== job 5763 ==
==> flow/design.v (excerpt) <==
module neuron_intra_Nbits #(
    parameter N = 16,
    parameter N_INPUTS = 16,
    parameter LOG_N_INPUTS = 4  
) (
    input  wire                         clk,
    input  wire                         rst,
    input  wire                         en,
    input  wire signed [N*N_INPUTS-1:0] W,     
    input  wire signed [N*N_INPUTS-1:0] X_N,   
    output reg signed [         N-1:0] Out
);
clock: 9.01 ns
lec_check: 0
cap_margin: 15
core_margin: 2
core_utilization: 72
cts_cluster_size: 60
hold_slack_margin: 0.27
place_density: 0.65
setup_slack_margin: -0.64
slew_margin: 20
run.sh (not shown) runs the stock make flow with config.mk's settings and CLKGATE_MAP_FILE=.
Job 5763 ran in full, but the layout does not pass; the checks complain about negative setup slack.
Modified inputs, job 6590 compared to job 5763
- clearing CTS_CLUSTER_SIZE, which used to be 60
- swapping 15 for 20 in CAP_MARGIN
- swapping 72 for 70 in CORE_UTILIZATION
- clearing HOLD_SLACK_MARGIN, which used to be 0.27
- clearing PLACE_DENSITY, which used to be 0.65
- clearing SETUP_SLACK_MARGIN, which used to be -0.64
- swapping 9.01 for 13.3 in the clock period (ns, I/O delays scaled along)
Notes after the runs:
Job 6590 has completed all stages; timing, DRC and antenna checks passed.
The setup slack after layout in job 6590 sits 2960 ps above the value recorded for job 5763.
Going from job 5763 to job 6590, routed length per placed instance shrinks by about 4%.
Final number of max-transition violations: job 6590 vs job 5763 identical
Input changes introduced in job 2686 (baseline for comparison: job 6590):
- setting MAX_ROUTING_LAYER to met4 for the first time
- changing the clock period (ns, I/O delays scaled along) from 13.3 to 11.1
==> results <==
Job 2686 -> stages 100% | layout checks FAIL | negative setup slack
Sequential share of layout area essentially unchanged between job 2686 and job 6590.
Job 2686 gives more cell area than job 6590 did.
Relative to job 2686, the following input files were edited for job 3404:
- a change of CORE_UTILIZATION from 70 to 72
- a change of CAP_MARGIN from 20 to 5
- an added SETUP_SLACK_MARGIN of -0.05
- a change of the clock period (ns, I/O delays scaled along) from 11.1 to 8.73
Results
FAIL job 3404 @ global routing (5_1_grt): tool exited with error. Relative to job 2686, the die size measured on job 3404 has decreased by a few percent. Re number of sinks handled by clock tree synthesis: no difference whatsoever between job 2686 and job 3404. Job 3404 and job 2686 ended up with nearly the same placed cell area. Summary of job 3404 over job 2686: number of placement rows down 3; post-synth area from yosys stat flat; worst-case setup slack after placement down 1960 ps; overall die width down 6.6 µm. Job 3404 vs job 2686 — vertical die dimension dropped 1.4%.
[inputs] job 4802 vs job 3404
- swapping -0.05 for 2.22 in SETUP_SLACK_MARGIN
- putting ABC_AREA at 0 where nothing was set
- putting TNS_END_PERCENT at 10 where nothing was set
- swapping 5 for 10 in CAP_MARGIN
- clearing MAX_ROUTING_LAYER, which used to be met4
- swapping 8.73 for 7.39 in the clock period (ns, I/O delays scaled along)
--- outcome ---
- The layout from job 4802, despite a flow that completed every stage, fails the layout checks, with the failing checks listed as negative setup slack.
- Re die outline area: no difference whatsoever between job 4802 and job 3404.
- From job 3404 to job 4802, floorplan core density did not move at all.
- Changes observed in job 4802 relative to job 3404: placed wire-length estimate fell about 7%, post-place setup slack went down by 1000 ps.
- Comparing job 3404 against job 4802, there is no change at all in chip area in the Yosys report.
- Job 4802 vs. job 3404: yosys cell count saw little to no change, die height saw little to no change.
- Job 4802 — final estimated routing congestion in global placement 1.7% lower, job 3404 as reference

Setup of xenon:
neuron_intra_Nbits again, from the RTL that the note above started with.
Settings: LEC_CHECK=0, CAP_MARGIN=10, CELL_PAD_IN_SITES_DETAIL_PLACEMENT=0, CELL_PAD_IN_SITES_GLOBAL_PLACEMENT=1, CORE_MARGIN=2, CORE_UTILIZATION=24, CTS_CLUSTER_SIZE=78, GPL_ROUTABILITY_DRIVEN=1, HOLD_SLACK_MARGIN=-0.09, MAX_ROUTING_LAYER=met4, PLACE_DENSITY_LB_ADDON=0.09, SETUP_SLACK_MARGIN=1.87, SLEW_MARGIN=20; clock period 18.2 ns.
Inputs modified between xenon and pepper:
==> flow/config.mk <==
export PLATFORM = sky130hd
export DESIGN_NAME = neuron_intra_Nbits
export DESIGN_NICKNAME = neuron_intra_Nbits
export VERILOG_FILES = /design/flow/design.v
export SDC_FILE = /design/flow/constraint.sdc
export NUM_CORES = 4
export LEC_CHECK = 0
export CAP_MARGIN = 20
export CORE_MARGIN = 2
export CORE_UTILIZATION = 57
export SLEW_MARGIN = 20
==> flow/constraint.sdc <==
create_clock -name core_clock -period 11.0 [get_ports {clk}]
set_input_delay 2.2000 -clock core_clock [delete_from_list [all_inputs] [get_ports {clk}]]
set_output_delay 2.2000 -clock core_clock [all_outputs]
set_load 0.01 [all_outputs]
==> results <==
In pepper the implementation completed, yet the final layout does not meet the checks, the culprit being negative setup slack. The higher non-clock buffer count of pepper and xenon is in pepper. In the metrics for pepper and xenon, the one carrying the lower worst path required time is pepper. Wire length of the first global-routing pass ended up 16% lower on pepper than on xenon.
Relative to pepper, the following input files were edited for cedar:
--- a/flow/config.mk
+++ b/flow/config.mk
@@ -9,3 +9,5 @@
 export CORE_MARGIN = 2
-export CORE_UTILIZATION = 57
+export CORE_UTILIZATION = 71
+export PLACE_DENSITY_LB_ADDON = 0.24
+export SETUP_SLACK_MARGIN = -0.64
 export SLEW_MARGIN = 20
==> flow/constraint.sdc <==
create_clock -name core_clock -period 10.2 [get_ports {clk}]
set_input_delay 2.0400 -clock core_clock [delete_from_list [all_inputs] [get_ports {clk}]]
set_output_delay 2.0400 -clock core_clock [all_outputs]
set_load 0.01 [all_outputs]
## What came out
To summarise cedar: no stage aborted, but the layout did not pass its checks, failing on negative setup slack.
Compared cedar vs pepper, and final cycle utilization of the critical path is up in cedar.
The length of routed met3 wiring number comes out lower for pepper vs cedar.
Relative to cedar, the following input files were edited for nickel:
--- a/flow/config.mk
+++ b/flow/config.mk
@@ -9,5 +9,4 @@
 export CORE_MARGIN = 2
-export CORE_UTILIZATION = 71
-export PLACE_DENSITY_LB_ADDON = 0.24
-export SETUP_SLACK_MARGIN = -0.64
+export CORE_UTILIZATION = 57
+export SETUP_SLACK_MARGIN = 2.89
 export SLEW_MARGIN = 20
==> flow/constraint.sdc <==
create_clock -name core_clock -period 11.0 [get_ports {clk}]
set_input_delay 2.2000 -clock core_clock [delete_from_list [all_inputs] [get_ports {clk}]]
set_output_delay 2.2000 -clock core_clock [all_outputs]
set_load 0.01 [all_outputs]
==> comparison <==
- nickel finished all stages; however, its layout fails the closing checks, the failures being negative setup slack.
- Going from cedar to nickel, synthesis-to-finish area growth shows an increase of 3.9 points; count of buffers not belonging to the clock network in the layout shows an increase of about 18%; global routing usage on met2 shows a reduction of 12 points; smallest setup slack after layout shows an increase of 710 ps.
- Total number of placement rows (nickel vs. cedar) increases by more than 10%
- The worst hold slack on nickel is in line with that on cedar.
--- input diff nickel..ember ---
--- a/flow/config.mk
+++ b/flow/config.mk
@@ -9,4 +9,4 @@
 export CORE_MARGIN = 2
-export CORE_UTILIZATION = 57
-export SETUP_SLACK_MARGIN = 2.89
+export CORE_UTILIZATION = 58
+export SETUP_SLACK_MARGIN = 2.58
 export SLEW_MARGIN = 20
==> flow/constraint.sdc <==
create_clock -name core_clock -period 9.4 [get_ports {clk}]
set_input_delay 1.8800 -clock core_clock [delete_from_list [all_inputs] [get_ports {clk}]]
set_output_delay 1.8800 -clock core_clock [all_outputs]
set_load 0.01 [all_outputs]
Findings:
From the logs: ember reached the end of the flow and failed the layout checks with negative setup slack.
Relative to nickel, worst path buffer plus inverter count increased by 2 in ember.
Delta (ember minus nickel): wire length ~0 delta; count of non-filler cells in the finished layout went down 0.87%.
Ratio of final minimum period to clock period: ember and nickel compared, higher one is ember

neuron_intra_Nbits again, from the RTL that the note above started with.
export LEC_CHECK = 0
export CAP_MARGIN = 15
export CORE_MARGIN = 2
export CORE_UTILIZATION = 72
export CTS_CLUSTER_DIAMETER = 234
export HOLD_SLACK_MARGIN = 0.3
export MAX_ROUTING_LAYER = met4
export PLACE_DENSITY = 0.63
export SETUP_SLACK_MARGIN = 2.01
export SLEW_MARGIN = 20
create_clock -name core_clock -period 9.08 [get_ports {clk}]
The first run finished with negative setup slack left.
Rerun with:
CAP_MARGIN = 20   (was 15)
CORE_UTILIZATION = 40   (was 72)
CTS_CLUSTER_DIAMETER = not set   (was 234)
HOLD_SLACK_MARGIN = not set   (was 0.3)
PLACE_DENSITY = not set   (was 0.63)
SETUP_SLACK_MARGIN = 3.17   (was 2.01)
clock period = 13.5 ns   (was 9.08 ns; I/O delays follow)
After rerunning:
- The new run finished with timing, DRC and antenna clean
- register-to-register slack gets better by 4.7 ns
- wire length goes down by roughly a tenth
- worst setup slack gets better by 4.0 ns
- die size goes up by well over a third
- area after synthesis stays the same
- core utilization goes down by 40 points
- design area goes down by a few percent
- global-route usage goes down by 27 points
- sequential share of layout area hardly moves
Rerun with:
CORE_UTILIZATION = 22   (was 40)
CTS_CLUSTER_SIZE = 63   (was not set)
Effect: Cell area came out higher by a few percent; maximum frequency is lower slightly; wire length rises by roughly a tenth.

neuron_intra_Nbits again, from the RTL that the note above started with.
clock: 8.53 ns
lec_check: 0
cap_margin: 15
cell_pad_in_sites_detail_placement: 0
cell_pad_in_sites_global_placement: 0
core_margin: 2
core_utilization: 72
cts_cluster_diameter: 234
cts_cluster_size: 34
gpl_routability_driven: 1
hold_slack_margin: 0.28
max_routing_layer: met5
setup_slack_margin: 2.54
slew_margin: 20
tns_end_percent: 40
The starting point produced a layout that fails on negative setup slack.
Then changed:
--- a/flow/config.mk
+++ b/flow/config.mk
@@ -7,2 +7,3 @@
 export LEC_CHECK = 0
+export ABC_AREA = 1
 export CAP_MARGIN = 15
@@ -11,10 +12,6 @@
 export CORE_MARGIN = 2
-export CORE_UTILIZATION = 72
-export CTS_CLUSTER_DIAMETER = 234
-export CTS_CLUSTER_SIZE = 34
+export CORE_UTILIZATION = 65
 export GPL_ROUTABILITY_DRIVEN = 1
-export HOLD_SLACK_MARGIN = 0.28
 export MAX_ROUTING_LAYER = met5
-export SETUP_SLACK_MARGIN = 2.54
+export SETUP_SLACK_MARGIN = 1.49
 export SLEW_MARGIN = 20
-export TNS_END_PERCENT = 40
==> flow/constraint.sdc (replaced) <==
create_clock -name core_clock -period 10.6 [get_ports {clk}]
set_input_delay 2.1200 -clock core_clock [delete_from_list [all_inputs] [get_ports {clk}]]
set_output_delay 2.1200 -clock core_clock [all_outputs]
set_load 0.01 [all_outputs]
The changed run finished with negative setup slack left.
Cell area rose by 7.2%.
Clock skew climbs by 0.0084 ns.
Via count climbs by 6.2%.
Sequential share of layout area stays flat.
First-iteration DRC count climbs by 3.5%.
Clock-buffer cell count grows by 1.
Wire length rises by 2.3%.
Then changed:
==> flow/config.mk (replaced) <==
export PLATFORM = sky130hd
export DESIGN_NAME = neuron_intra_Nbits
export DESIGN_NICKNAME = neuron_intra_Nbits
export VERILOG_FILES = /design/flow/design.v
export SDC_FILE = /design/flow/constraint.sdc
export NUM_CORES = 4
export LEC_CHECK = 0
export CAP_MARGIN = 20
export CELL_PAD_IN_SITES_DETAIL_PLACEMENT = 0
export CELL_PAD_IN_SITES_GLOBAL_PLACEMENT = 1
export CORE_MARGIN = 2
export CORE_UTILIZATION = 41
export GPL_ROUTABILITY_DRIVEN = 1
export MAX_ROUTING_LAYER = met5
export SLEW_MARGIN = 20
export TNS_END_PERCENT = 5
==> flow/constraint.sdc (replaced) <==
create_clock -name core_clock -period 22.5 [get_ports {clk}]
set_input_delay 4.5000 -clock core_clock [delete_from_list [all_inputs] [get_ports {clk}]]
set_output_delay 4.5000 -clock core_clock [all_outputs]
set_load 0.01 [all_outputs]
Result: With this change the flow passed the timing, DRC and antenna checks; count of clock-buffer cells in the layout decreases by 1; non-clock buffer count decreases by 2377; setup slack gains 7.5 ns; critical path depth decreases by 2; via count decreases by about a fifth; synthesized area decreases by a few percent; clock skew is about the same; global-route usage decreases by 14 points; core utilization decreases by 35 points.
Then changed:
--- a/flow/config.mk
+++ b/flow/config.mk
@@ -11,3 +11,5 @@
 export CORE_MARGIN = 2
-export CORE_UTILIZATION = 41
+export CORE_UTILIZATION = 62
+export CTS_CLUSTER_DIAMETER = 62
+export CTS_CLUSTER_SIZE = 10
 export GPL_ROUTABILITY_DRIVEN = 1
The changed run passed the timing, DRC and antenna checks. Wire length goes down by 8.1%. Fmax goes up by 0.80%. Worst setup slack improved by 0.13 ns. Via count goes up by 2.9%. Core utilization goes up by 21 points. Non-clock buffer count goes down by 27. First-iteration DRC count goes up by 31%.
Then changed:
--- a/flow/config.mk
+++ b/flow/config.mk
@@ -11,8 +11,7 @@
 export CORE_MARGIN = 2
-export CORE_UTILIZATION = 62
-export CTS_CLUSTER_DIAMETER = 62
-export CTS_CLUSTER_SIZE = 10
+export CORE_UTILIZATION = 24
 export GPL_ROUTABILITY_DRIVEN = 1
 export MAX_ROUTING_LAYER = met5
+export PLACE_DENSITY_LB_ADDON = 0.01
+export SETUP_SLACK_MARGIN = 1.87
 export SLEW_MARGIN = 20
-export TNS_END_PERCENT = 5
After rerunning: The new run produced a clean layout. Utilization falls by 39 points. Worst setup slack is worse by 0.61 ns. Clock-buffer cell count falls by 1. Area after synthesis does not change. First-iteration DRC count falls by 46%. Synthesized cell count stays the same. Hold slack is better by 0.013 ns. Cell area rises by 4.7%. Final cell count rises by 28%.
Then changed:
--- a/flow/config.mk
+++ b/flow/config.mk
@@ -10,8 +10,9 @@
 export CELL_PAD_IN_SITES_GLOBAL_PLACEMENT = 1
+export CORE_ASPECT_RATIO = 0.5
 export CORE_MARGIN = 2
-export CORE_UTILIZATION = 24
+export CORE_UTILIZATION = 34
+export CTS_CLUSTER_SIZE = 11
 export GPL_ROUTABILITY_DRIVEN = 1
 export MAX_ROUTING_LAYER = met5
-export PLACE_DENSITY_LB_ADDON = 0.01
-export SETUP_SLACK_MARGIN = 1.87
 export SLEW_MARGIN = 20
+export TNS_END_PERCENT = 5
After rerunning:
- The new run ran to the end with no violations
- register-to-register slack gains 0.24 ns
- synthesized area does not change
- wire length went down by about a fifth
- worst setup slack gains 0.20 ns
- non-clock buffer count went down by 124
- clock skew went down by 0.017 ns
- sequential share of layout area hardly moves
- global-route usage went up by 2.5 points
- final area went down by a few percent
- critical path depth went down by 1

job 3453:
neuron_intra_Nbits again, from the RTL that the note above started with.
make LEC_CHECK=0 CAP_MARGIN=20 CORE_MARGIN=2 CORE_UTILIZATION=67 MAX_ROUTING_LAYER=met4 SETUP_SLACK_MARGIN=1.17 SLEW_MARGIN=20 finish   # period 11.0 ns
Finished, but not clean: job 3453, with negative setup slack.
Setup changes, job 3453 to job 907
Settings: CTS_CLUSTER_SIZE: unset -> 95; SETUP_SLACK_MARGIN: 1.17 -> unset; MAX_ROUTING_LAYER: met4 -> unset; CORE_UTILIZATION: 67 -> 52; the clock period (ns, I/O delays scaled along): 11.0 -> 8.84.
[summary]
- Any difference in area used by multi-input combinational logic between job 3453 and job 907 is small enough to ignore.
- Job 907 vs job 3453 — minimum setup slack in the final design dropped 1.80 ns.
- What the final checks of job 907 revealed, after a flow that finished every stage, was a layout that fails on negative setup slack.
- The TritonCTS sink count of job 907 and that of job 3453 are within noise of each other.
- On job 907: post-synthesis to final-layout area growth is 2.4 points higher than what job 3453 gave.
Input-level comparison between job 2493 and job 907:
Settings: swapping 52 for 40 in CORE_UTILIZATION; clearing CTS_CLUSTER_SIZE, which used to be 95; swapping 8.84 for 13.3 in the clock period (ns, I/O delays scaled along).
Results
The final layout from job 2493, which completed every stage, passed the timing, DRC and antenna checks at the end of the flow.
Job 2493 against job 907; net total in the final layout is down by a few percent.
The period utilization reported for job 2493 is smaller than that of job 907 by 33 points.
Cell area (job 2493 vs. job 907) decreases by a little under 10%
Input-level comparison between job 6309 and job 2493:
Settings: an added SETUP_SLACK_MARGIN of 1.42; a change of CORE_UTILIZATION from 40 to 60; a change of the clock period (ns, I/O delays scaled along) from 13.3 to 11.7.
Job 6309 vs job 2493: wire length of the first global-routing pass up in job 6309
Job 6309 had finished all stages when the layout checks came back failing, citing negative setup slack.
Job 6309 has total buffers and inverters traversed by the critical path above what job 2493 had.
Cell area | job 6309 vs job 2493 | job 6309 larger
--- input diff job 6309..job 2321 ---
Settings: ABC_AREA now 1, previously not set; TNS_END_PERCENT now 10, previously not set; CAP_MARGIN now 10, was 20; CORE_UTILIZATION now 72, was 60; the clock period (ns, I/O delays scaled along) now 7.55, was 11.7.
Results
Status job 2321: flow complete, layout not clean - negative setup slack. Against job 6309, worst setup slack in job 2321 came out worse. Row final net count: job 2321 higher / job 6309 lower. Total count of max-transition violations in the final report came out exactly the same in job 2321 and job 6309. Job 2321 and job 6309 ended up with nearly the same final non-filler cell area. Job 6309 → job 2321: area added between synthesis and finish shows a reduction of 3.2 points; synthesized area per cell shows a reduction of about 11%; detailed-routing iteration count for the pre-antenna-repair pass shows an increase of 3.
[inputs] job 4407 vs job 2321
Settings: changing ABC_AREA from 1 to 0; changing SETUP_SLACK_MARGIN from 1.42 to -0.72.
## What came out
Total placed instance area of job 4407 falls short of that of job 2321 by a few percent. Capture point of the critical path: acc[24]$_DFFE_PP0P_ -> job 4407, acc[30]$_DFFE_PP0P_ -> job 2321. Going from job 2321 to job 4407, die span in y shrinks by 6.7 um. Looking at final standard cell area without fillers, job 4407 sits below job 2321. In job 4407 relative to job 2321, core area had gone down by a few percent. Part of the cycle the worst path needs: higher on job 4407. Of job 2321 and job 4407, not a single run came through the flow clean. Job 4407 finished all stages; however, its layout fails the closing checks, the failures being negative setup slack. Compared to job 2321, job 4407 was floorplanned on a smaller die. Number of rows created at floorplan sits lower in job 4407 than in job 2321. Job 4407 vs job 2321: number of logic gates down by a few percent.
